[design/flow/run.sh]
#!/bin/bash
# the make line also repeats each setting of config.mk as NAME=value (left out here)
make -C /OpenROAD-flow-scripts/flow DESIGN_CONFIG=/design/flow/config.mk WORK_HOME=/design/flow/orfs CLKGATE_MAP_FILE= finish
[design/flow/config.mk]
export PLATFORM = sky130hd
export DESIGN_NAME = fmad_fp32
export DESIGN_NICKNAME = fmad_fp32
export VERILOG_FILES = /design/flow/design.v
export SDC_FILE = /design/flow/constraint.sdc
export NUM_CORES = 4
export LEC_CHECK = 0
export CAP_MARGIN = 20
export CELL_PAD_IN_SITES_DETAIL_PLACEMENT = 1
export CORE_ASPECT_RATIO = 0.96
export CORE_MARGIN = 6
export CORE_UTILIZATION = 40
export GPL_ROUTABILITY_DRIVEN = 0
export SLEW_MARGIN = 20
[design/flow/constraint.sdc]
create_clock -name core_clock -period 15.5 [get_ports {clk}]
set_input_delay 3.1000 -clock core_clock [delete_from_list [all_inputs] [get_ports {clk}]]
set_output_delay 3.1000 -clock core_clock [all_outputs]
set_load 0.01 [all_outputs]
[design/flow/design.v]
module mulary
  (
   input wire        clk,
   input wire        reset,
   input integer     req_command,
   input wire [31:0] req_in_1,
   input wire [31:0] req_in_2,
   output reg [63:0] resp_result
   );
   reg           y_signed, y_signed0, y_signed1;
   reg           x_, x0_, x1_;
   reg [15:0]    x0, x1, y1, y2;
   reg [23:0]    y0, y3;
   wire [2:0]    br00 = {x0[1:0],1'b0};
   wire [2:0]    br01 = x0[3:1];
   wire [2:0]    br02 = x0[5:3];
   wire [2:0]    br03 = x0[7:5];
   wire [2:0]    br04 = {x0[9:8],x0_};
   wire [2:0]    br05 = x0[11:9];
   wire [2:0]    br06 = x0[13:11];
   wire [2:0]    br07 = x0[15:13];
   wire [2:0]    br10 = {x1[1:0],x_};
   wire [2:0]    br11 = x1[3:1];
   wire [2:0]    br12 = x1[5:3];
   wire [2:0]    br13 = x1[7:5];
   wire [2:0]    br14 = {x1[9:8],x1_};
   wire [2:0]    br15 = x1[11:9];
   wire [2:0]    br16 = x1[13:11];
   wire [2:0]    br17 = x1[15:13];
   reg           ng00, ng01, ng02, ng03, ng04, ng05, ng06, ng07;
   reg           ng10, ng11, ng12, ng13, ng14, ng15, ng16, ng17;
   always @(*)begin
      y_signed = 1'b0;
      y_signed0 = 1'b0;
      y_signed1 = 1'b0;
      x_  = 1'b0;
      x0_ = 1'b0;
      x1_ = 1'b0;
      x0 = 16'h0;
      x1 = 16'h0;
      y0 = 24'h0;
      y1 = 16'h0;
      y2 = 16'h0;
      y3 = 24'h0;
      ng00 = (br00[2:1]==2'b10)|(br00[2:0]==3'b110);
      ng01 = (br01[2:1]==2'b10)|(br01[2:0]==3'b110);
      ng02 = (br02[2:1]==2'b10)|(br02[2:0]==3'b110);
      ng03 = (br03[2:1]==2'b10)|(br03[2:0]==3'b110);
      ng04 = (br04[2:1]==2'b10)|(br04[2:0]==3'b110);
      ng05 = (br05[2:1]==2'b10)|(br05[2:0]==3'b110);
      ng06 = (br06[2:1]==2'b10)|(br06[2:0]==3'b110);
      ng07 = (br07[2:1]==2'b10)|(br07[2:0]==3'b110);
      if((req_command==0)|(req_command==1))begin
         ng10 = 1'b0;
         ng11 = 1'b0;
         ng12 = 1'b0;
         ng13 = 1'b0;
      end else begin
         ng10 = (br10[2:1]==2'b10)|(br10[2:0]==3'b110);
         ng11 = (br11[2:1]==2'b10)|(br11[2:0]==3'b110);
         ng12 = (br12[2:1]==2'b10)|(br12[2:0]==3'b110);
         ng13 = (br13[2:1]==2'b10)|(br13[2:0]==3'b110);
      end
      ng14 = (br14[2:1]==2'b10)|(br14[2:0]==3'b110);
      ng15 = (br15[2:1]==2'b10)|(br15[2:0]==3'b110);
      ng16 = (br16[2:1]==2'b10)|(br16[2:0]==3'b110);
      ng17 = (br17[2:1]==2'b10)|(br17[2:0]==3'b110);
      case(req_command)
        0,
        1,
        2,
        6,
        8,
        10,
        12,
        13:begin
           y_signed = 1'b0;
           y_signed0 = 1'b0;
           y_signed1 = 1'b0;
        end
        3,
        4:begin
           y_signed = 1'b1;
           y_signed0 = 1'b0;
           y_signed1 = 1'b0;
        end
        7,
        9,
        11:begin
           y_signed = 1'b1;
           y_signed0 = 1'b1;
           y_signed1 = 1'b1;
        end
      endcase
      case(req_command)
        0,
        1:begin
           x_  = req_in_1[7];
           x0_ = req_in_1[7];
           x1_ = req_in_1[15];
           x0[15:0] = req_in_1[15:0];
           x1[15:0] = req_in_1[23:8];
           y0[23:0] = req_in_2[23:0];
           y1[15:0] = req_in_2[15:0];
           y2[15:0] = req_in_2[23:8];
           y3[23:0] = req_in_2[23:0];
        end
        2,
        3,
        4:begin
           x_       = 1'b0;
           x0_ = req_in_1[7];
           x1_ = req_in_1[7];
           x0[15:0] = req_in_1[15:0];
           x1[15:0] = req_in_1[15:0];
           y0[23:0] = {8'h0,req_in_2[15:0]};
           y1[15:0] = req_in_2[15:0];
           y2[15:0] = req_in_2[31:16];
           y3[23:0] = {req_in_2[31:16],8'h0};
        end
        6,
        7,
        8,
        9:begin
           x_       = 1'b0;
           x0_ = req_in_1[7];
           x1_ = req_in_1[23];
           x0[15:0] = req_in_1[15:0];
           x1[15:0] = req_in_1[31:16];
           y0[23:0] = {8'h0,req_in_2[15:0]};
           y1[15:0] = req_in_2[15:0];
           y2[15:0] = req_in_2[31:16];
           y3[23:0] = {req_in_2[31:16],8'h0};
        end
        10,
        11:begin
           x_       = 1'b0;
           x0_      = 1'b0;
           x1_      = 1'b0;
           x0[15:0] = req_in_1[15:0];
           x1[15:0] = req_in_1[31:16];
           y0[23:0] = {req_in_2[7:0],16'h0};
           y1[15:0] = {req_in_2[15:8],8'h0};
           y2[15:0] = {8'h0,req_in_2[23:16]};
           y3[23:0] = {16'h0,req_in_2[31:24]};
        end
        12,
        13:begin
           x_       = 1'b0;
           x0_      = 1'b0;
           x1_      = 1'b0;
           x0[15:0] = req_in_1[15:0];
           x1[15:0] = req_in_1[31:16];
           y0[23:0] = {16'h0,req_in_2[7:0]};
           y1[15:0] = {req_in_2[15:8],8'h0};
           y2[15:0] = {8'h0,req_in_2[23:16]};
           y3[23:0] = {req_in_2[31:24],16'h0};
        end
      endcase
   end
   always @(*) begin
     resp_result = 64'h0;  
     case(req_command)
       0,
       1:begin
          resp_result[63:0] = (64'hfffe0000_00000000
                               +(result0      )
                               +(result1 << 8 )
                               + (((x1[15])? req_in_2[23:0] : 0) <<24)  );
       end
       2:begin
          resp_result[63:0] = (64'hfffdfffe_00000000
                               +(result0      )
                               +(result1 << 8 )
                               + (((x0[15])? req_in_2[15:0]  : 0) <<16)
                               + (((x1[15])? req_in_2[31:16] : 0) <<32)  );
       end
       4:begin
          resp_result[63:0] = ((64'hfffcfffe_00000000|{~(req_in_1[15]&req_in_2[31]),48'h0000_00000000})
                               +(result0      )
                               +(result1 << 8 )
                               + (((x0[15])? req_in_2[15:0]  : 0) <<16)
                               + (((x1[15])? req_in_2[31:16] : 0) <<32)  );
       end
       3:begin
          resp_result[63:0] = (64'hfffdfffe_00000000
                               +(result0     )
                               +(result1 << 8)  );
       end
       6:begin
          resp_result[63:0] = (64'hfffffffc_00000000
                               +(result0      )
                               +(result1 >> 8 )
                               + (((x0[15])? req_in_2[15:0]  : 0) <<16)
                               + (((x1[15])? req_in_2[31:16] : 0) <<16)  );
       end
       7:begin
          resp_result[63:0] = (64'hfffffffc_00000000
                               +(result0      )
                               +(result1 >> 8 )   );
       end
       8:begin
          resp_result[63:0] = (64'hfffffffe_00000000
                               +(result0      )
                               +(result1 << 24)
                               + (((x0[15])? req_in_2[15:0]  : 0) <<16)
                               + (((x1[15])? req_in_2[31:16] : 0) <<48)  );
       end
       9:begin
          resp_result[63:0] = ((64'hfffffffe_00000000|{req_in_1[15]^req_in_2[15],32'h00000000})
                               +(result0     )
                               +(result1 <<24));
       end
       10:begin
          resp_result[63:0] = (64'hfffffff8_00000000
                               +(result0      )
                               +(result1 << 8 )
                               + (((x0[7] )? req_in_2[7:0]  : 0) << 24)
                               + (((x0[15])? req_in_2[15:8] : 0) << 24)
                               + (((x1[7] )? req_in_2[23:16]: 0) << 24)
                               + (((x1[15])? req_in_2[31:24]: 0) << 24)  );
       end
       11:begin
          resp_result[63:0] = (64'hfffffff8_00000000
                               +(result0      )
                               +(result1 << 8 )  );
       end
       12,
       13:begin
          resp_result[63:0] = (64'hfffffffe_00000000
                               +(result0      )
                               +(result1 << 24)
                               + (((x0[7] )? req_in_2[7:0]  : 0) << 8)
                               + (((x0[15])? req_in_2[15:8] : 0) << 24)
                               + (((x1[7] )? req_in_2[23:16]: 0) << 40)
                               + (((x1[15])? req_in_2[31:24]: 0) << 56)  );
       end
     endcase
   end
   wire [27:0]   by00, by01, by02, by03, by04, by05, by06, by07;
   wire [27:0]   by10, by11, by12, by13, by14, by15, by16, by17;
   booth0 booth00(.i(0), .y_signed(y_signed0), .br(br00), .y(y0), .by(by00), .com(req_command));
   booth0 booth01(.i(1), .y_signed(y_signed0), .br(br01), .y(y0), .by(by01), .com(req_command));
   booth0 booth02(.i(1), .y_signed(y_signed0), .br(br02), .y(y0), .by(by02), .com(req_command));
   booth0 booth03(.i(1), .y_signed(y_signed0), .br(br03), .y(y0), .by(by03), .com(req_command));
   booth1 booth04(.i(0), .y_signed(y_signed1), .br(br04), .y(y1), .by(by04), .com(req_command));
   booth1 booth05(.i(1), .y_signed(y_signed1), .br(br05), .y(y1), .by(by05), .com(req_command));
   booth1 booth06(.i(1), .y_signed(y_signed1), .br(br06), .y(y1), .by(by06), .com(req_command));
   booth1 booth07(.i(1), .y_signed(y_signed1), .br(br07), .y(y1), .by(by07), .com(req_command));
   booth2 booth10(.i(0), .y_signed(y_signed), .br(br10), .y(y2), .by(by10), .com(req_command));
   booth2 booth11(.i(1), .y_signed(y_signed), .br(br11), .y(y2), .by(by11), .com(req_command));
   booth2 booth12(.i(1), .y_signed(y_signed), .br(br12), .y(y2), .by(by12), .com(req_command));
   booth2 booth13(.i(1), .y_signed(y_signed), .br(br13), .y(y2), .by(by13), .com(req_command));
   booth3 booth14(.i(0), .y_signed(y_signed), .br(br14), .y(y3), .by(by14), .com(req_command));
   booth3 booth15(.i(1), .y_signed(y_signed), .br(br15), .y(y3), .by(by15), .com(req_command));
   booth3 booth16(.i(1), .y_signed(y_signed), .br(br16), .y(y3), .by(by16), .com(req_command));
   booth3 booth17(.i(1), .y_signed(y_signed), .br(br17), .y(y3), .by(by17), .com(req_command));
   wire [63:0]   result0 = ((({1'b0,by00}+ng00)) +
                            (({1'b0,by01}+ng01)<<2) +
                            (({1'b0,by02}+ng02)<<4) +
                            (({1'b0,by03}+ng03)<<6) +
                            (({1'b0,by04}+ng04)<<8) +
                            (({1'b0,by05}+ng05)<<10) +
                            (({1'b0,by06}+ng06)<<12) +
                            (({1'b0,by07}+ng07)<<14) );
   wire [63:0]   result1 = ((({1'b0,by10}+(ng10<<8))) +
                            (({1'b0,by11}+(ng11<<8))<<2) +
                            (({1'b0,by12}+(ng12<<8))<<4) +
                            (({1'b0,by13}+(ng13<<8))<<6) +
                            (({1'b0,by14}+ng14)<<8) +
                            (({1'b0,by15}+ng15)<<10) +
                            (({1'b0,by16}+ng16)<<12) +
                            (({1'b0,by17}+ng17)<<14) );
endmodule
module booth0
  (
   input             i,
   input             y_signed,
   input [2:0]       br,
   input [23:0]      y,
   input integer     com,
   output reg [27:0] by
   );
   wire              y_sign = (com==11) ? y[23] : y[15]&y_signed;
   wire              S = ((br==3'b000)|(br==3'b111)) ? 1'b0 : y_sign^br[2] ;
   always @(*) begin
      case(br)
        3'b000: by[15:0] =  {16{1'b0}};
        3'b001: by[15:0] =  {y[15:0]};
        3'b010: by[15:0] =  {y[15:0]};
        3'b011: by[15:0] =  {y[14:0],1'b0};
        3'b100: by[15:0] = ~{y[14:0],1'b0};
        3'b101: by[15:0] = ~{y[15:0]};
        3'b110: by[15:0] = ~{y[15:0]};
        3'b111: by[15:0] =  {16{1'b0}};
      endcase
      if((com==0)||(com==1)||(com==10)||(com==11))begin
         case(br)
           3'b000: by[24:16] =  {9{1'b0}};
           3'b001: by[24:16] =  {y[23]&y_signed,y[23:16]};
           3'b010: by[24:16] =  {y[23]&y_signed,y[23:16]};
           3'b011: by[24:16] =  {y[23:15]};
           3'b100: by[24:16] = ~{y[23:15]};
           3'b101: by[24:16] = ~{y[23]&y_signed,y[23:16]};
           3'b110: by[24:16] = ~{y[23]&y_signed,y[23:16]};
           3'b111: by[24:16] =  {9{1'b0}};
         endcase
         if(i) by[27:25] = {2'b01,~S};
         else  by[27:25] = {~S,S,S};
      end else begin
         case(br)
           3'b000: by[16] =  1'b0;
           3'b001: by[16] =  y[15]&y_signed;
           3'b010: by[16] =  y[15]&y_signed;
           3'b011: by[16] =  y[15];
           3'b100: by[16] = ~y[15];
           3'b101: by[16] = ~(y[15]&y_signed);
           3'b110: by[16] = ~(y[15]&y_signed);
           3'b111: by[16] =  1'b0;
         endcase
         if(i) by[27:17] = {8'h0,2'b01,~S};
         else  by[27:17] = {8'h0,~S,S,S};
      end
   end
endmodule
module booth1
  (
   input             i,
   input             y_signed,
   input [2:0]       br,
   input [15:0]      y,
   input integer     com,
   output reg [27:0] by
   );
   wire              S = ((br==3'b000)|(br==3'b111)) ? 1'b0 : (y[15]&y_signed)^br[2] ;
   always @(*) begin
      case(br)
        3'b000: by[15:0] =  {16{1'b0}};
        3'b001: by[15:0] =  {y[15:0]};
        3'b010: by[15:0] =  {y[15:0]};
        3'b011: by[15:0] =  {y[14:0],1'b0};
        3'b100: by[15:0] = ~{y[14:0],1'b0};
        3'b101: by[15:0] = ~{y[15:0]};
        3'b110: by[15:0] = ~{y[15:0]};
        3'b111: by[15:0] =  {16{1'b0}};
      endcase
      by[27:16] = 0;  
      case(com)
        0,
        1: begin
           case(br)
             3'b000: by[16] =  1'b0;
             3'b001: by[16] =  1'b0;
             3'b010: by[16] =  1'b0;
             3'b011: by[16] =  y[15];
             3'b100: by[16] = ~y[15];
             3'b101: by[16] =  1'b0;
             3'b110: by[16] =  1'b0;
             3'b111: by[16] =  1'b0;
           endcase
           by[27:17] = 0;
        end
        2,
        3,
        4,
        6,
        7,
        8,
        9,
        12,
        13: begin
           case(br)
             3'b000: by[16] =  1'b0;
             3'b001: by[16] =  y[15]&y_signed;
             3'b010: by[16] =  y[15]&y_signed;
             3'b011: by[16] =  y[15];
             3'b100: by[16] = ~y[15];
             3'b101: by[16] =~(y[15]&y_signed);
             3'b110: by[16] =~(y[15]&y_signed);
             3'b111: by[16] =  1'b0;
           endcase
           by[27:17] = {8'h0,2'b01,~S};
        end
        10,
        11: begin
           case(br)
             3'b000: by[16] =  1'b0;
             3'b001: by[16] =  y[15]&y_signed;
             3'b010: by[16] =  y[15]&y_signed;
             3'b011: by[16] =  y[15];
             3'b100: by[16] = ~y[15];
             3'b101: by[16] =~(y[15]&y_signed);
             3'b110: by[16] =~(y[15]&y_signed);
             3'b111: by[16] =  1'b0;
           endcase
           if(i) by[27:17] = {8'h0,2'b01,~S};
           else  by[27:17] = {8'h0,~S,S,S};
        end
      endcase
   end
endmodule
module booth2
  (
   input             i,
   input             y_signed,
   input [2:0]       br,
   input [15:0]      y,
   input integer     com,
   output reg [27:0] by
   );
   wire              y_sign = ((com==11) ? y[7] : y[15]) & y_signed;
   wire              S = ((br==3'b000)|(br==3'b111)) ? 1'b0 : y_sign^br[2] ;
   always @(*) begin
      if((com==10)||(com==11))begin
         if(i) by[19:17] = {2'b01,~S};
         else  by[19:17] = {~S,S,S};
         by[24:20] = 0;
      end else begin
         case(br)
           3'b000: by[24:17] =  {8{1'b0}};
           3'b001: by[24:17] =  {y[15]&y_signed,y[15:9]};
           3'b010: by[24:17] =  {y[15]&y_signed,y[15:9]};
           3'b011: by[24:17] =  {y[15:8]};
           3'b100: by[24:17] = ~{y[15:8]};
           3'b101: by[24:17] = ~{y[15]&y_signed,y[15:9]};
           3'b110: by[24:17] = ~{y[15]&y_signed,y[15:9]};
           3'b111: by[24:17] =  {8{1'b0}};
         endcase
      end
      if((com==0)|(com==1))begin
         case(br)
           3'b000: by[16] =  1'b0;
           3'b001: by[16] =  y[8];
           3'b010: by[16] =  y[8];
           3'b011: by[16] =  1'b0;
           3'b100: by[16] =  1'b0;
           3'b101: by[16] = ~y[8];
           3'b110: by[16] = ~y[8];
           3'b111: by[16] =  1'b0;
         endcase
         by[27:25] = {2'b01,~S};
         by[15:0] = ({16{1'b0}});
      end else if((com==10)|(com==11))begin
         case(br)
           3'b000: by[16:8] =  {9{1'b0}};
           3'b001: by[16:8] =  {y[7]&y_signed,y[7:0]};
           3'b010: by[16:8] =  {y[7]&y_signed,y[7:0]};
           3'b011: by[16:8] =  {y[7:0],1'b0};
           3'b100: by[16:8] = ~{y[7:0],1'b0};
           3'b101: by[16:8] = ~{y[7]&y_signed,y[7:0]};
           3'b110: by[16:8] = ~{y[7]&y_signed,y[7:0]};
           3'b111: by[16:8] =  {9{1'b0}};
         endcase
         by[27:25] = 0;
         by[7:0] = 0;
      end else begin
         case(br)
           3'b000: by[16:8] =  {9{1'b0}};
           3'b001: by[16:8] =   y[8:0];
           3'b010: by[16:8] =   y[8:0];
           3'b011: by[16:8] =  {y[7:0],1'b0};
           3'b100: by[16:8] = ~{y[7:0],1'b0};
           3'b101: by[16:8] =  ~y[8:0];
           3'b110: by[16:8] =  ~y[8:0];
           3'b111: by[16:8] =  {9{1'b0}};
         endcase
         if(i) by[27:25] = {2'b01,~S};
         else  by[27:25] = {~S,S,S};
         by[7:0] = 0;
      end
   end
endmodule
module booth3
  (
   input             i,
   input             y_signed,
   input [2:0]       br,
   input [23:0]      y,
   input integer     com,
   output reg [27:0] by
   );
   wire              y_sign = ((com==11) ? y[7] : y[23]) & y_signed;
   wire              S = ((br==3'b000)|(br==3'b111)) ? 1'b0 : y_sign^br[2] ;
   always @(*) begin
      case(br)
        3'b000: by[7:0] =  {8{1'b0}};
        3'b001: by[7:0] =  {y[7:0]};
        3'b010: by[7:0] =  {y[7:0]};
        3'b011: by[7:0] =  {y[6:0],1'b0};
        3'b100: by[7:0] = ~{y[6:0],1'b0};
        3'b101: by[7:0] = ~{y[7:0]};
        3'b110: by[7:0] = ~{y[7:0]};
        3'b111: by[7:0] =  {8{1'b0}};
      endcase
      if((com==10)||(com==11))begin
         case(br)
           3'b000: by[8] =  1'b0;
           3'b001: by[8] =  y[7]&y_signed;
           3'b010: by[8] =  y[7]&y_signed;
           3'b011: by[8] =  y[7];
           3'b100: by[8] = ~y[7];
           3'b101: by[8] =~(y[7]&y_signed);
           3'b110: by[8] =~(y[7]&y_signed);
           3'b111: by[8] =  1'b0;
         endcase
         if(i) by[11:9] = {2'b01,~S};
         else  by[11:9] = {~S,S,S};
         by[27:12] = 0;
      end else begin
         case(br)
           3'b000: by[24:8] =  {17{1'b0}};
           3'b001: by[24:8] =  {y[23]&y_signed,y[23:8]};
           3'b010: by[24:8] =  {y[23]&y_signed,y[23:8]};
           3'b011: by[24:8] =  {y[23:7]};
           3'b100: by[24:8] = ~{y[23:7]};
           3'b101: by[24:8] = ~{y[23]&y_signed,y[23:8]};
           3'b110: by[24:8] = ~{y[23]&y_signed,y[23:8]};
           3'b111: by[24:8] =  {17{1'b0}};
         endcase
         by[27:25] = {2'b01,~S};
      end
   end
endmodule
module cpa
  (
   input integer      req_command,
   input wire [63:0]  mul,
   input wire [4:0]   mulctl,
   input wire [31:0]  aln0,
   input wire [31:0]  aln1,
   input wire [31:0]  aln2,
   input wire [31:0]  aln3,
   output wire [31:0] add0,
   output wire [31:0] add1,
   output wire [31:0] add2,
   output wire [31:0] add3,
   output wire [81:0] addo
   );
   wire [81:0]        alnmul = (((mulctl[4]) ? {16'h0,mul[63:0]} : {mul[47:0],32'h0}) ^
                                {{34{mulctl[3]}},{16{mulctl[2]}},{16{mulctl[1]}},{16{mulctl[0]}}} );
   wire [2:0]         alnctl = (req_command==13) ? mulctl[2:0] : 3'b0;
   reg                cin0, cin1, cin2, cin3;
   wire [16:0]        sum01 = aln0[15: 0] + alnmul[63:48] + cin0;
   wire [16:0]        sum11 = aln1[15: 0] + alnmul[47:32] + cin1;
   wire [16:0]        sum21 = aln2[15: 0] + alnmul[31:16] + cin2;
   wire [16:0]        sum31 = aln3[15: 0] + alnmul[15: 0] + cin3;
   wire [17:0]        sum00 = aln0[31:16] + alnmul[81:64]   + sum01[16];
   wire [16:0]        sum10 = aln1[31:16] + {16{alnctl[2]}} + sum11[16];
   wire [16:0]        sum20 = aln2[31:16] + {16{alnctl[1]}} + sum21[16];
   wire [16:0]        sum30 = aln3[31:16] + {16{alnctl[0]}} + sum31[16];
   always @(*) begin
      if(req_command==13)begin
         cin0 = (mulctl[3]==1'b1);
         cin1 = (mulctl[2]==1'b1);
         cin2 = (mulctl[1]==1'b1);
         cin3 = (mulctl[0]==1'b1);
      end else begin
         cin0 = sum11[16];
         cin1 = sum21[16];
         cin2 = sum31[16];
         cin3 = (mulctl[0]==1'b1);
      end
   end
   assign add0 = {sum00[15:0], sum01[15:0]};
   assign add1 = {sum10[15:0], sum11[15:0]};
   assign add2 = {sum20[15:0], sum21[15:0]};
   assign add3 = {sum30[15:0], sum31[15:0]};
   assign addo = {sum00[17:0], sum01[15:0], sum11[15:0], sum21[15:0], sum31[15:0]};
endmodule
module fmad_check
  (
   input [31:0]      x,
   input [31:0]      y,
   input [31:0]      z,
   output reg [31:0] rslt,
   output reg [4:0]  flag
   );
   always @ (x or y or z) begin
      rslt = {32{1'bx}};
      flag = 5'h0;
      if((x[30:23]==8'hff)&(x[22:0]!=0))begin
         rslt    = x|32'h00400000;
         flag[4] = ~x[22]|((y[30:23]==8'hff)&~y[22]&(y[21:0]!=0))|((z[30:23]==8'hff)&~z[22]&(z[21:0]!=0));
      end else if((y[30:23]==8'hff)&(y[22:0]!=0))begin
         rslt    = y|32'h00400000;
         flag[4] = ~y[22]|((x[30:23]==8'hff)&~x[22]&(x[21:0]!=0))|((z[30:23]==8'hff)&~z[22]&(z[21:0]!=0));
      end else if(((x[30:23]==8'hff)&(y[30:0]==0))|((y[30:23]==8'hff)&(x[30:0]==0)))begin
         rslt    = 32'hffc00000;
         flag[4] = 1'b1;
      end else if((z[30:23]==8'hff)&(z[22:0]!=0))begin
         rslt    = z|32'h00400000;
         flag[4] = ~z[22]|((x[30:23]==8'hff)&~x[22]&(x[21:0]!=0))|((y[30:23]==8'hff)&~y[22]&(y[21:0]!=0));
      end else if(((x[30:23]==8'hff)|(y[30:23]==8'hff))&((z[30:23]==8'hff)))begin
         if((x[31]^y[31])==z[31])begin
            rslt    = z[31:0];
         end else begin
            rslt    = 32'hffc00000;
            flag[4] = 1'b1;
         end
      end else if(x[30:23]==8'hff)begin
         rslt = {x[31]^y[31],x[30:0]};
      end else if(y[30:23]==8'hff)begin
         rslt = {x[31]^y[31],y[30:0]};
      end else if(z[30:23]==8'hff)begin
         rslt = z[31:0];
      end else if((x[30:0]==0)|(y[30:0]==0))begin
         if(z[30:0]==0)
           rslt = {z[31]&(x[31]^y[31]),z[30:0]};
         else
           rslt = z;
      end else begin
         flag[0] = 1'b1;
      end
   end
endmodule
module fmad
  (
   input                    clk,
   input                    reset,
   input                    req,
   input integer            req_command,
   input [31:0]             x,
   input [31:0]             y,
   input [31:0]             z,
   input [31:0]             w,
   output reg signed [31:0] acc0, acc1, acc2, acc3,  
   output reg signed [ 9:0] exp0, exp1, exp2, exp3,  
   output reg [31:0]        rslt,                    
   output reg [4:0]         flag                     
   );
   reg               en0, en1;
   always @ (*) begin
      if(reset)begin
         en0 = 1'b0;
      end else begin
         en0 = req;
      end
   end
   always @ (posedge clk) begin
      if(reset)begin
         en1 <= 1'b0;
      end else begin
         en1 <= en0;
      end
   end
   wire[4:0]         flag0i;                    
   wire [31:0]       rslt0i;                    
   reg [4:0]         flag0, flag1;              
   reg [31:0]        rslt0, rslt1;              
   fmad_check fmad_check
     (
      .x(x),
      .y(y),
      .z(z),
      .rslt(rslt0i),
      .flag(flag0i)
   );
   always @ (posedge clk) begin
      if(en0) begin
         if(req_command==1)begin
            flag0 <= flag0i;
            rslt0 <= rslt0i;
         end else begin
            flag0 <= 0;
         end
      end
      if(en1)begin
         flag1 <= flag0;
         rslt1 <= rslt0;
      end
   end
   wire [23:0]       fracx = {(x[30:23]!=8'h00),x[22:0]};                    
   wire [23:0]       fracy = {(y[30:23]!=8'h00),y[22:0]};                    
   wire [31:0]       fracz = {(z[30:23]!=8'h00),z[22:0],8'h0};               
   wire [7:0]        expx =       (x[30:23]==8'h00) ? 8'h01 : x[30:23];      
   wire [7:0]        expy =       (y[30:23]==8'h00) ? 8'h01 : y[30:23];      
   wire signed [8:0] expz = {1'b0,(z[30:23]==8'h00) ? 8'h01 : z[30:23]};     
   wire signed [9:0] expm = expx+expy-127+1;                                 
   wire signed [9:0] expd = expm-expz;                                       
   wire [63:0]       muli;
   wire [31:0]       req_in_1 = ((req_command == 1) ? {8'h0,fracx[23:0]}
                                 :                    {1'b1,x[6:0],  1'b1,y[6:0],  1'b1,z[6:0],  1'b1,w[6:0]});
   wire [31:0]       req_in_2 = ((req_command == 1) ? {8'h0,fracy[23:0]}
                                 :                    {1'b1,x[22:16],1'b1,y[22:16],1'b1,z[22:16],1'b1,w[22:16]});
   mulary mulary
     (
      .clk(clk),
      .reset(reset),
      .req_command(req_command),
      .req_in_1(req_in_1),
      .req_in_2(req_in_2),
      .resp_result(muli)
   );
   reg [5:0]         sfti;
   always @ (*) begin
      if(expd>=55)begin
         sfti = 55;
      end else if(expd>=0)begin
         sfti = expd;
      end else if(expd>=-32)begin
         sfti = expd+32;
      end else begin
         sfti = 0;
      end
   end
   reg [5:0]         sft0, sft1, sft2, sft3;
   reg [8:0]         expa;                                                               
   reg               sgnz;                                                               
   wire signed [9:0] exp0p = {1'b0,x[30:23]} + {1'b0,x[14:7]};                           
   wire signed [9:0] exp1p = {1'b0,y[30:23]} + {1'b0,y[14:7]};                           
   wire signed [9:0] exp2p = {1'b0,z[30:23]} + {1'b0,z[14:7]};                           
   wire signed [9:0] exp3p = {1'b0,w[30:23]} + {1'b0,w[14:7]};                           
   reg signed [9:0]  exp0l, exp1l, exp2l, exp3l;                                         
   wire sftout0 = ((exp0l==0) | (aln0[48:30]!={19{1'b0}}) & (aln0[48:30]!={19{1'b1}}));  
   wire sftout1 = ((exp1l==0) | (aln1[48:30]!={19{1'b0}}) & (aln1[48:30]!={19{1'b1}}));  
   wire sftout2 = ((exp2l==0) | (aln2[48:30]!={19{1'b0}}) & (aln2[48:30]!={19{1'b1}}));  
   wire sftout3 = ((exp3l==0) | (aln3[48:30]!={19{1'b0}}) & (aln3[48:30]!={19{1'b1}}));  
   wire signed [9:0] exp0i = (!sftout0) ? exp0 : exp0l;                                  
   wire signed [9:0] exp1i = (!sftout1) ? exp1 : exp1l;                                  
   wire signed [9:0] exp2i = (!sftout2) ? exp2 : exp2l;                                  
   wire signed [9:0] exp3i = (!sftout3) ? exp3 : exp3l;                                  
   wire signed [9:0] exd0 = exp0p - exp0i + 16;                                          
   wire signed [9:0] exd1 = exp1p - exp1i + 16;                                          
   wire signed [9:0] exd2 = exp2p - exp2i + 16;                                          
   wire signed [9:0] exd3 = exp3p - exp3i + 16;                                          
   reg [63:0]        mul;
   reg [4:0]         mulctl;
   reg [48:0]        aln0, aln1, aln2, aln3;
   wire [31:0]       add0, add1, add2, add3;
   always @ (posedge clk) begin
      if(en0)begin
         if(req_command==13)begin
            if((x[30:23]==0)|(x[14:7]==0)|(exd0<0))  exp0l <= 0;
            else                                     exp0l <= exp0p;
            if((y[30:23]==0)|(y[14:7]==0)|(exd1<0))  exp1l <= 0;
            else                                     exp1l <= exp1p;
            if((z[30:23]==0)|(z[14:7]==0)|(exd2<0))  exp2l <= 0;
            else                                     exp2l <= exp2p;
            if((w[30:23]==0)|(w[14:7]==0)|(exd3<0))  exp3l <= 0;
            else                                     exp3l <= exp3p;
         end
         if(req_command==13)begin
            mul <= muli;
         end else begin
            mul <= {16'h0,muli[47:0]};
         end
         if(req_command==1)begin
            sgnz <= z[31];
            if(expd>=0)begin
               expa <= expm;
            end else if(expd>=-32)begin
               expa <= expm+32;
            end else begin
               expa <= expz;
            end
         end
         if(req_command==13)begin
            mulctl <= {1'b1,x[31]^x[15], y[31]^y[15], z[31]^z[15], w[31]^w[15]};
         end else begin
            if(expd>=0) mulctl <= {1'b0,{4{(x[31]^y[31]^z[31])}}};
            else        mulctl <= {1'b1,{4{(x[31]^y[31]^z[31])}}};
         end
         if(req_command==13)begin
            if(exd0[9:6]!=0) sft0 <= 63;
            else             sft0 <= exd0;
            if(exd1[9:6]!=0) sft1 <= 63;
            else             sft1 <= exd1;
            if(exd2[9:6]!=0) sft2 <= 63;
            else             sft2 <= exd2;
            if(exd3[9:6]!=0) sft3 <= 63;
            else             sft3 <= exd3;
         end else begin
            if(sfti>=48)begin
               acc0 <= 0;            acc1 <= fracz;            acc2 <= fracz;            acc3 <= fracz;
               sft0 <= 0;            sft1 <= sfti;             sft2 <= sfti-16;          sft3 <= sfti-32;
            end else if(sfti>=32)begin
               acc0 <= fracz;        acc1 <= fracz;            acc2 <= fracz;            acc3 <= {fracz,16'h0};
               sft0 <= sfti+16;      sft1 <= sfti;             sft2 <= sfti-16;          sft3 <= sfti-16;
            end else if(sfti>=16)begin
               acc0 <= fracz;        acc1 <= fracz;            acc2 <= {fracz,16'h0};    acc3 <= 0;
               sft0 <= sfti+16;      sft1 <= sfti;             sft2 <= sfti;             sft3 <= 0;
            end else begin
               acc0 <= fracz;        acc1 <= {fracz,16'h0};    acc2 <= 0;                acc3 <= 0;
               sft0 <= sfti+16;      sft1 <= sfti+16;          sft2 <= 0;                sft3 <= 0;
            end
         end
      end
      if(reset)begin
         exp0 <= 0;
         acc0 <= 0;
         exp1 <= 0;
         acc1 <= 0;
         exp2 <= 0;
         acc2 <= 0;
         exp3 <= 0;
         acc3 <= 0;
      end else if((req_command==13)&(en1))begin  
         if(!sftout0)begin
            exp0 <= exp0l;
            acc0 <= add0;
         end
         if(!sftout1)begin
            exp1 <= exp1l;
            acc1 <= add1;
         end
         if(!sftout2)begin
            exp2 <= exp2l;
            acc2 <= add2;
         end
         if(!sftout3)begin
            exp3 <= exp3l;
            acc3 <= add3;
         end
      end
   end
   always @ (*) begin
      if(req_command==1)begin  
         aln0 = {acc0,16'h0}>>sft0;
         aln1 = {acc1,16'h0}>>sft1;
         aln2 = {acc2,16'h0}>>sft2;
         aln3 = {acc3,16'h0}>>sft3;
      end else begin
         aln0 = $signed({acc0,16'h0})>>>sft0;
         aln1 = $signed({acc1,16'h0})>>>sft1;
         aln2 = $signed({acc2,16'h0})>>>sft2;
         aln3 = $signed({acc3,16'h0})>>>sft3;
      end
   end
   wire [81:0]       addi;
   cpa cpa
     (
      .req_command(req_command),   
      .mul(mul),
      .mulctl(mulctl),
      .aln0(aln0),      .aln1(aln1),      .aln2(aln2),      .aln3(aln3),
      .add0(add0),      .add1(add1),      .add2(add2),      .add3(add3),
      .addo(addi)
   );
   reg [81:0]        add;
   reg [8:0]         expr;
   reg               sgnr;
   always @ (posedge clk) begin
      if(en1 & flag0[0])begin
         add[81:0] <= addi;
         sgnr <= sgnz;
         expr <= expa;
      end
   end
   wire [64:0]   nrmi,nrm0,nrm1,nrm2,nrm3,nrm4,nrm5;
   wire [1:0]    ssn;
   wire [5:0]    nrmsft;                                 
   assign nrmsft[5] = (~(|nrmi[64:32])|(&nrmi[64:32]))& (expr[8:5]!=4'h0);
   assign nrmsft[4] = (~(|nrm5[64:48])|(&nrm5[64:48]))&((expr[8:4]&{3'h7,~nrmsft[5],  1'b1})!=5'h00);
   assign nrmsft[3] = (~(|nrm4[64:56])|(&nrm4[64:56]))&((expr[8:3]&{3'h7,~nrmsft[5:4],1'b1})!=6'h00);
   assign nrmsft[2] = (~(|nrm3[64:60])|(&nrm3[64:60]))&((expr[8:2]&{3'h7,~nrmsft[5:3],1'b1})!=7'h00);
   assign nrmsft[1] = (~(|nrm2[64:62])|(&nrm2[64:62]))&((expr[8:1]&{3'h7,~nrmsft[5:2],1'b1})!=8'h00);
   assign nrmsft[0] = (~(|nrm1[64:63])|(&nrm1[64:63]))&((expr[8:0]&{3'h7,~nrmsft[5:1],1'b1})!=9'h000);
   assign nrmi = {add[81:18],(|add[17:0])};
   assign nrm5 = (~nrmsft[5]) ? nrmi : {add[49:0], 15'h0};
   assign nrm4 = (~nrmsft[4]) ? nrm5 : {nrm5[48:0], 16'h0000};
   assign nrm3 = (~nrmsft[3]) ? nrm4 : {nrm4[56:0], 8'h00};
   assign nrm2 = (~nrmsft[2]) ? nrm3 : {nrm3[60:0], 4'h0};
   assign nrm1 = (~nrmsft[1]) ? nrm2 : {nrm2[62:0], 2'b00};
   assign nrm0 = (~nrmsft[0]) ? nrm1 : {nrm1[63:0], 1'b0};
   assign ssn = {nrm0[38],(|nrm0[37:0])};
   wire [2:0]    grsn = {nrm0[40:39],(|ssn)};
   wire          rnd = (~nrmi[64]) ? (grsn[1:0]==2'b11)|(grsn[2:1]==2'b11)
                                   : ((grsn[1:0]==2'b00)|                           
                                      ((grsn[1]^grsn[0])     &(grsn[0]))|           
                                      ((grsn[2]^(|grsn[1:0]))&(grsn[1]^grsn[0])));  
   wire [9:0]    expn = expr-nrmsft+{1'b0,(nrm0[64]^nrm0[63])};  
   wire [30:0]   rsltr = (~nrm0[64]) ? {expn,nrm0[62:40]}+rnd : {expn,~nrm0[62:40]}+rnd;
   always @ (*) begin
      rslt[31] = sgnr^add[81];
      flag = 0;
      if(flag1[0] == 1'b0)begin
         rslt = rslt1;
         flag = flag1;
      end else if(nrmi==0)begin
         rslt[31:0] = 32'h00000000;
      end else if(expn[9])begin
         rslt[30:0] = 31'h00000000;
         flag[0] = 1'b1;
         flag[1] = 1'b1;
      end else if((expn[8:0]>=9'h0ff)&(~expn[9]))begin
         rslt[30:0] = 31'h7f800000;
         flag[0] = 1'b1;
         flag[2] = 1'b1;
      end else if(~nrm0[64])begin
         rslt[30:0] = rsltr[30:0];
         flag[0] = |grsn[1:0] | (rsltr[30:23]==8'hff);
         flag[1] = ((rsltr[30:23]==8'h00)|((expn[7:0]==8'h00)&~ssn[1]))&(|grsn[1:0]);
         flag[2] = (rsltr[30:23]==8'hff);
      end else begin
         rslt[30:0] = rsltr[30:0];
         flag[0] = |grsn[1:0] | (rsltr[30:23]==8'hff);
         flag[1] = ((rsltr[30:23]==8'h00)|((expn[7:0]==8'h00)&((~ssn[1]&~ssn[0])|(ssn[1]&ssn[0])) ))&(|grsn[1:0]);
         flag[2] = (rsltr[30:23]==8'hff);
      end
   end
endmodule
module fmad_fp32
  (
   input         clk,
   input         reset,
   input         req,
   input [31:0]  x,
   input [31:0]  y,
   input [31:0]  z,
   output [31:0] rslt,
   output [4:0]  flag
   );
   wire signed [31:0] acc0, acc1, acc2, acc3;
   wire signed [9:0]  exp0, exp1, exp2, exp3;
   fmad fmad
     (
      .clk(clk),
      .reset(reset),
      .req(req),
      .req_command(1),
      .x(x),
      .y(y),
      .z(z),
      .w(32'h0),
      .acc0(acc0), .acc1(acc1), .acc2(acc2), .acc3(acc3),
      .exp0(exp0), .exp1(exp1), .exp2(exp2), .exp3(exp3),
      .rslt(rslt),
      .flag(flag)
   );
endmodule
==> insert_results.sql, run 1 <==
-- flow metrics import
INSERT INTO impl_metrics (metric_group, metric, value, unit) VALUES
('status', 'run_status', 'failed layout checks', ''),
('status', 'check-failures', 'negative setup slack', ''),
('setup_path', 'worstPathBufferInverterCount', '2', ''),
('synth', 'synth_adder_area_share', '17.0', '%'),
('setup_path', 'crit_path_top_delay_cell', 'sky130_fd_sc_hd__mux4_2', ''),
('synth', 'cell_with_the_most_instances_after_synthesis', 'sky130_fd_sc_hd__nand2_1', ''),
('synth', 'synthFlopType', 'sky130_fd_sc_hd__edfxtp_1', ''),
('die', 'design.portCount', '136', ''),
('synth', 'syn-cell-area', '0.0523', 'mm^2'),
('cts', 'numCtsBuffers', '36', ''),
('cts', 'clk-insertion-delay-late', '0.57', 'ns'),
('sta', 'report.final.hold_viol_count', '0', ''),
('power_and_ir_drop', 'leakage', '23.5', 'nW'),
('power_and_ir_drop', 'powerComb', '0.0133', 'W'),
('setup_path', 'regToRegSetupSlack', '-0.94', 'ns'),
('sta', 'timing.final.ws_setup', '-0.937', 'ns'),
('synth', 'synthesis.nets', '7197', ''),
('synth', 'netlist-cell-type-count', '111', ''),
('global_routing', 'groute.usage.overall', '28.7', '%'),
('setup_path', 'critPathTopFamily', 'AND-OR/OR-AND gates', ''),
('power_and_ir_drop', 'pg_clk', '0.000887', 'W'),
('synth', 'synthTopCellsByArea', 'sky130_fd_sc_hd__edfxtp_1 (14%), sky130_fd_sc_hd__fa_1 (9.0%), sky130_fd_sc_hd__xnor2_1 (8.1%)', ''),
('setup_path', 'setup.worst_path.start', 'fmad.sft3[0]', ''),
('power_and_ir_drop', 'irDropWorstVdd', '0.399', 'mV'),
('final_layout', 'area.growth.synth_to_final', '10.3', '%'),
('setup_path', 'critical_path.reg2reg.endpoint', 'fmad.add[81]', ''),
('die', 'core_area', '0.129', 'mm^2'),
('flow_run', 'maxCapViolCount', '0', ''),
('setup_path', 'cp-endpoint', 'fmad.add[81]', ''),
('sta', 'setup-violations-final', '10', ''),
('synth', 'netlist.area_leader.share', '14.0', '%'),
('sta', 'timing.final.max_slew_violations', '0', ''),
('synth', 'post_synth_main_logic_family', 'AND-OR/OR-AND gates', ''),
('power_and_ir_drop', 'total_power', '0.0163', 'W'),
('power_and_ir_drop', 'seq_power', '0.00212', 'W'),
('synth', 'area_figure_in_the_yosys_stat_output', '0.0523', 'mm^2'),
('sta', 'slew_at_the_pin_closest_to_its_max_slew_limit', '1.17', 'ns'),
('setup_path', 'worstReg2RegStart', 'fmad.sft3[0]', ''),
('hold_path', 'whs_path_depth', '0', ''),
('power_and_ir_drop', 'power_per_cell_area', '283', 'mW/mm^2'),
('synth', 'top_cells_by_count', 'sky130_fd_sc_hd__nand2_1 (690), sky130_fd_sc_hd__nor2_1 (525), sky130_fd_sc_hd__xnor2_1 (486)', ''),
('global_routing', 'remaining_global_route_overflow', '0', ''),
('synth', 'postSynthSeqShare', '17.7', '%'),
('sta', 'timing.slew.headroom', '21.6', '%'),
('sta', 'min_period', '16.44', 'ns'),
('power_and_ir_drop', 'net-switching-power', '0.00840', 'W'),
('setup_path', 'cp.depth', '92', ''),
('die', 'die_y', '366', 'um'),
('setup_path', 'crit_type', 'flip-flop to flip-flop', ''),
('setup_path', 'crit_required', '15.90', 'ns'),
('power_and_ir_drop', 'sw_frac_of_total', '51.4', '%'),
('synth', 'postSynthCellCount', '6528', ''),
('cts', 'max-clock-path-buffers', '3', ''),
('synth', 'synth-seq-cells', '340', ''),
('route', 'dr_wl_cell', '25.8', 'um'),
('route', 'detail_route.iter0.violations', '5153', ''),
('cts', 'clock_slew_seen_by_the_registers_of_the_worst_setup_and_hold_paths', '0.07', 'ns'),
('setup_path', 'worst_setup_path_start_kind', 'flip-flop', ''),
('die', 'die_width', '381', 'um'),
('sta', 'grt_setup_unrepaired', 'yes', ''),
('cts', 'tritoncts', 'built', ''),
('synth', 'synth_top_cell_by_area', 'sky130_fd_sc_hd__edfxtp_1', ''),
('synth', 'xor_area_share', '13.0', '%'),
('route', 'drc', '0', ''),
('hold_path', 'worstHoldEndpoint', 'fmad.rslt1[1]', ''),
('final_layout', 'fin_nets', '7179', ''),
('global_routing', 'global_route_wire_length_before_repair', '319', 'mm'),
('global_routing', 'grt_start_max_net_pins', '96', ''),
('hold_path', 'holdCritPathClass', 'flip-flop to flip-flop', ''),
('route', 'total_iterations_of_the_first_detailed_routing_run', '6', ''),
('sta', 'fin_crit_sh', '106', '%');
timing repair:
item / 4_1_cts / 5_1_grt
resized: 13 / 41
hold endpoints to repair: 0 / 0
pin swaps: 41 / 79
setup buffers: 30 / 43
endpoints found under the setup margin: 25 / 52
per-stage QoR:
step / cells / instance area (um^2) / setup slack [ns] / utilization, %
after global placement: 8105 / 55700 / -0.467 / 43.1
final: 8242 / 57700 / -0.937 / 44.6
after floorplan: 6528 / 52400 / 0.0108 / -
after detailed placement: 8105 / 55700 / -1.03 / 43.1
after global routing: 8241 / 57700 / -1.51 / 44.6
after CTS: 8201 / 57200 / -0.773 / 44.2
final cells by class:
| class | instances | area (um^2) |
|---|---|---|
| Timing Repair Buffer | 469 | 3730 |
| Sequential cell | 340 | 9240 |
| Fill cell | 15600 | 71600 |
| Clock inverter | 22 | 176 |
| Clock buffer | 44 | 1000 |
| Multi-Input combinational cell | 5319 | 40100 |
| Antenna cell | 1 | 2.50 |
| Inverter | 344 | 1310 |
| Tap cell | 1703 | 2130 |
layer usage:
layer  global-route usage, %  vias up  routed length, um
met5                       0        -                  0
met4                    15.9        0              14800
met3                    4.40      589              16300
met2                    46.7     2209              96500
met1                    36.6    25500              85200
li1                        -    23000                  -
==> inputs of run 2 (changes only) <==
ABC_AREA = 1   (was default)
CELL_PAD_IN_SITES_DETAIL_PLACEMENT = default   (was 1)
CORE_ASPECT_RATIO = default   (was 0.96)
CORE_MARGIN = 2   (was 6)
CORE_UTILIZATION = 72   (was 40)
CTS_CLUSTER_DIAMETER = 319   (was default)
CTS_CLUSTER_SIZE = 98   (was default)
GPL_ROUTABILITY_DRIVEN = default   (was 0)
PLACE_DENSITY = 0.39   (was default)
TNS_END_PERCENT = 15   (was default)
clock period = 9.36 ns   (was 15.5 ns; I/O delays follow)
==> run 2 against run 1 <==
  * Die size is 47% lower
  * The run now fails in global routing (5_1_grt)
  * Synthesized cell count up 18%
  * Synthesized area is 0.87% lower
==> insert_results.sql, run 2 <==
-- implementation run metrics
INSERT INTO impl_metrics (metric_group, metric, value, unit) VALUES
('status', 'run_status', 'stopped before the end', ''),
('status', 'failing_step', 'global routing (5_1_grt)', ''),
('status', 'first-error', '[ERROR GRT-0116] Global routing finished with congestion. Check the congestion regions in the DRC Viewer.', ''),
('die', 'initial_core_util', '72.6', '%'),
('synth', 'synthFlopType', 'sky130_fd_sc_hd__edfxtp_1', ''),
('cts', 'cts-root-buf', 'sky130_fd_sc_hd__clkbuf_16', ''),
('placement', 'dpl.hpwl', '183', 'mm'),
('synth', 'top_cells_by_count', 'sky130_fd_sc_hd__nand2_1 (1,520), sky130_fd_sc_hd__inv_1 (1,037), sky130_fd_sc_hd__o21ai_0 (758)', ''),
('synth', 'netlist.area_leader.share', '14.1', '%'),
('synth', 'enable_flop_cells', '243', ''),
('synth', 'synth_top_cell_by_area', 'sky130_fd_sc_hd__edfxtp_1', ''),
('die', 'design.die.area', '0.0742', 'mm^2'),
('cts', 'cts_num_sinks', '340', ''),
('die', 'core_area', '0.0714', 'mm^2'),
('synth', 'synthMuxAreaShare', '0.734', '%'),
('cts', 'htreeDepth', '1', ''),
('synth', 'synthesis.nets', '8371', ''),
('cts', 'hold_buffers', '0', ''),
('die', 'placementRows', '98', ''),
('synth', 'synth_adder_area_share', '17.2', '%'),
('cts', 'numCtsBuffers', '7', ''),
('synth', 'synthTopCellsByArea', 'sky130_fd_sc_hd__edfxtp_1 (14%), sky130_fd_sc_hd__nand2_1 (11%), sky130_fd_sc_hd__fa_1 (9.1%)', ''),
('placement', 'gp_routability_congestion', '1.17', ''),
('synth', 'synth-seq-cells', '340', ''),
('synth', 'area_figure_in_the_yosys_stat_output', '0.0518', 'mm^2'),
('die', 'design.portCount', '136', ''),
('placement', 'buffer_ports.inserted', '134', ''),
('synth', 'yosys-stat-cells', '7702', ''),
('die', 'die_y', '272', 'um'),
('synth', 'netlist-cell-type-count', '68', ''),
('placement', 'place_worst_setup_slack', '-3.64', 'ns'),
('synth', 'avgSynthCellArea', '6.73', 'um^2'),
('synth', 'post_synth_main_logic_family', 'simple AND/OR/NAND/NOR gates', ''),
('synth', 'yosys_warnings', '28', ''),
('synth', 'synthArstFlopShare', '0', '%'),
('synth', 'postSynthCellCount', '7702', ''),
('synth', 'cell_with_the_most_instances_after_synthesis', 'sky130_fd_sc_hd__nand2_1', ''),
('synth', 'simple_gate_portion_of_the_synthesized_area', '23.2', '%'),
('synth', 'postSynthSeqShare', '17.8', '%'),
('synth', 'xor_area_share', '7.82', '%'),
('placement', 'placed_cells', '9824', ''),
('global_routing', 'groute.usage.overall', '97.0', '%'),
('die', 'die_width', '272', 'um'),
('global_routing', 'remaining_global_route_overflow', '3731', ''),
('synth', 'compound_area_share', '21.6', '%'),
('synth', 'syn-cell-area', '0.0518', 'mm^2'),
('cts', 'max-clock-path-buffers', '3', '');
==> run 2: timing repair <==
item,in CTS
endpoints found under the setup margin,95
resized,454
pin swaps,205
gates cloned,1
setup buffers,159
==> run 2: per-stage QoR <==
stage	cell area [um^2]	hold WS [ns]	setup TNS (ns)
4_1_cts	67600	0.465	-128.83
3_5_place_dp	64600	0.405	-169.05
3_3_place_gp	64600	0.401	-109.23
2_1_floorplan	52500	0.400	-82.74
==> run 2: routing by layer <==
metal  track usage, %  GRT overflow
met1             90.1           114
met2              115          2483
met3             83.2           147
met4              106           973
met5             68.3            14
==> inputs of run 3 (changes only) <==
ABC_AREA = 0   (was 1)
CAP_MARGIN = 0   (was 20)
CORE_ASPECT_RATIO = 1.03   (was default)
CORE_MARGIN = 9   (was 2)
CORE_UTILIZATION = 59   (was 72)
CTS_CLUSTER_DIAMETER = 303   (was 319)
CTS_CLUSTER_SIZE = 14   (was 98)
MAX_ROUTING_LAYER = met4   (was default)
PLACE_DENSITY = 0.49   (was 0.39)
SLEW_MARGIN = 30   (was 20)
TNS_END_PERCENT = 85   (was 15)
clock period = 15.1 ns   (was 9.36 ns; I/O delays follow)
==> run 3 against run 2 <==
  * The layout now fails its checks (negative setup slack)
  * Synthesized cell count fell by 15%
  * Synthesized area rose by 0.88%
  * Die size rose by 34%
==> insert_results.sql, run 3 <==
-- flow metrics import
INSERT INTO impl_metrics (metric_group, metric, value, unit) VALUES
('status', 'run_status', 'failed layout checks', ''),
('status', 'check-failures', 'negative setup slack', ''),
('cts', 'cts-root-buf', 'sky130_fd_sc_hd__clkbuf_16', ''),
('setup_path', 'setup.worst_path.start', 'fmad.sft3[0]', ''),
('die', 'design.portCount', '136', ''),
('synth', 'xor_area_share', '13.0', '%'),
('placement', 'buffer_ports.inserted', '134', ''),
('power_and_ir_drop', 'net-switching-power', '0.00821', 'W'),
('power_and_ir_drop', 'powerComb', '0.0133', 'W'),
('hold_path', 'holdCritPathClass', 'flip-flop to flip-flop', ''),
('die', 'die_y', '320', 'um'),
('synth', 'postSynthCellCount', '6528', ''),
('synth', 'compound_area_share', '19.6', '%'),
('setup_path', 'crit_type', 'flip-flop to flip-flop', ''),
('placement', 'placement.cell_area', '0.0553', 'mm^2'),
('sta', 'timing.final.ws_setup', '-0.273', 'ns'),
('placement', 'dpl.hpwl', '151', 'mm'),
('setup_path', 'critical_path.reg2reg.endpoint', 'fmad.add[80]', ''),
('synth', 'cell_with_the_most_instances_after_synthesis', 'sky130_fd_sc_hd__nand2_1', ''),
('power_and_ir_drop', 'total_power', '0.0161', 'W'),
('route', 'total_iterations_of_the_first_detailed_routing_run', '7', ''),
('synth', 'synthesis.nets', '7197', ''),
('sta', 'min_period', '15.37', 'ns'),
('global_routing', 'remaining_global_route_overflow', '0', ''),
('synth', 'area_figure_in_the_yosys_stat_output', '0.0523', 'mm^2'),
('cts', 'cts_num_sinks', '340', ''),
('hold_path', 'worstHoldEndpoint', 'fmad.rslt1[14]', ''),
('setup_path', 'regToRegSetupSlack', '-0.27', 'ns'),
('power_and_ir_drop', 'sw_frac_of_total', '50.9', '%'),
('setup_path', 'critPathTopFamily', 'AND-OR/OR-AND gates', ''),
('die', 'initial_core_util', '59.6', '%'),
('synth', 'enable_flop_cells', '243', ''),
('global_routing', 'grt_start_max_net_pins', '86', ''),
('synth', 'synth_top_cell_by_area', 'sky130_fd_sc_hd__edfxtp_1', ''),
('sta', 'timing.final.max_slew_violations', '0', ''),
('synth', 'avgSynthCellArea', '8.01', 'um^2'),
('cts', 'htreeDepth', '1', ''),
('sta', 'setup-violations-final', '5', ''),
('synth', 'yosys_warnings', '28', ''),
('route', 'dr_wl_cell', '25.0', 'um'),
('sta', 'slew_at_the_pin_closest_to_its_max_slew_limit', '1.19', 'ns'),
('sta', 'report.final.hold_viol_count', '0', ''),
('cts', 'clock_slew_seen_by_the_registers_of_the_worst_setup_and_hold_paths', '0.07', 'ns'),
('setup_path', 'cp.depth', '93', ''),
('synth', 'yosys-stat-cells', '6528', ''),
('final_layout', 'fin_nets', '7149', ''),
('route', 'detail_route.iter0.violations', '6489', ''),
('setup_path', 'crit_required', '15.40', 'ns'),
('synth', 'simple_gate_portion_of_the_synthesized_area', '18.8', '%'),
('die', 'die_width', '311', 'um'),
('setup_path', 'crit_path_top_delay_cell', 'sky130_fd_sc_hd__mux4_2', ''),
('power_and_ir_drop', 'seq_power', '0.00216', 'W'),
('cts', 'tritoncts', 'built', ''),
('synth', 'netlist.area_leader.share', '14.0', '%'),
('setup_path', 'worst_setup_path_start_kind', 'flip-flop', ''),
('power_and_ir_drop', 'pg_clk', '0.000696', 'W'),
('sta', 'timing.slew.headroom', '20.8', '%'),
('synth', 'synthArstFlopShare', '0', '%'),
('setup_path', 'cp-endpoint', 'fmad.add[80]', ''),
('cts', 'hold_buffers', '0', ''),
('power_and_ir_drop', 'leakage', '23.2', 'nW'),
('route', 'drc', '0', ''),
('synth', 'netlist-cell-type-count', '111', ''),
('synth', 'syn-cell-area', '0.0523', 'mm^2'),
('flow_run', 'maxCapViolCount', '0', ''),
('power_and_ir_drop', 'irDropWorstVdd', '0.517', 'mV'),
('synth', 'post_synth_main_logic_family', 'AND-OR/OR-AND gates', ''),
('final_layout', 'postLayoutCellArea', '0.0565', 'mm^2'),
('setup_path', 'worstPathBufferInverterCount', '3', ''),
('sta', 'grt_setup_unrepaired', 'yes', ''),
('synth', 'top_cells_by_count', 'sky130_fd_sc_hd__nand2_1 (690), sky130_fd_sc_hd__nor2_1 (525), sky130_fd_sc_hd__xnor2_1 (486)', '');
-- run 3: stage by stage --
| step | hold slack [ns] | setup WS [ns] | util, % | instances |
|---|---|---|---|---|
| floorplan | 0.400 | 0.00148 | - | 6528 |
| global placement | 0.401 | -0.286 | 63.0 | 7596 |
| detailed placement | 0.405 | -0.454 | 63.1 | 7598 |
| CTS | 0.421 | -0.299 | 64.1 | 7660 |
| global route | 0.429 | -1.15 | 64.5 | 7678 |
| finish | 0.421 | -0.273 | 64.5 | 7681 |
-- run 3: layout make-up --
cell class	instances	area [um^2]	area share, %
clock buffer	49	801	1.42
tap	1176	1470	2.60
clock inverter	1	11.3	0.0199
antenna	5	12.5	0.0221
multi-input combinational	5319	40100	70.9
inverter	344	1300	2.30
sequential	340	9240	16.3
timing repair buffer	447	3630	6.43
-- run 3: layer usage --
metal	global-route usage (%)	share of wire (%)
met5	-	0
met3	4.91	8.5
met1	46.2	38
met2	60.3	46
met4	22.0	7.1
-- run 3: timing repair --
item / CTS / global route
pin swaps: 19 / 39
setup buffers: 12 / 16
setup endpoints to repair: 6 / 48
hold endpoints to repair: 0 / 0
resized: 7 / 34
cloned: 0 / 1
No activity file was given, so power comes from the tool's default toggle rates.
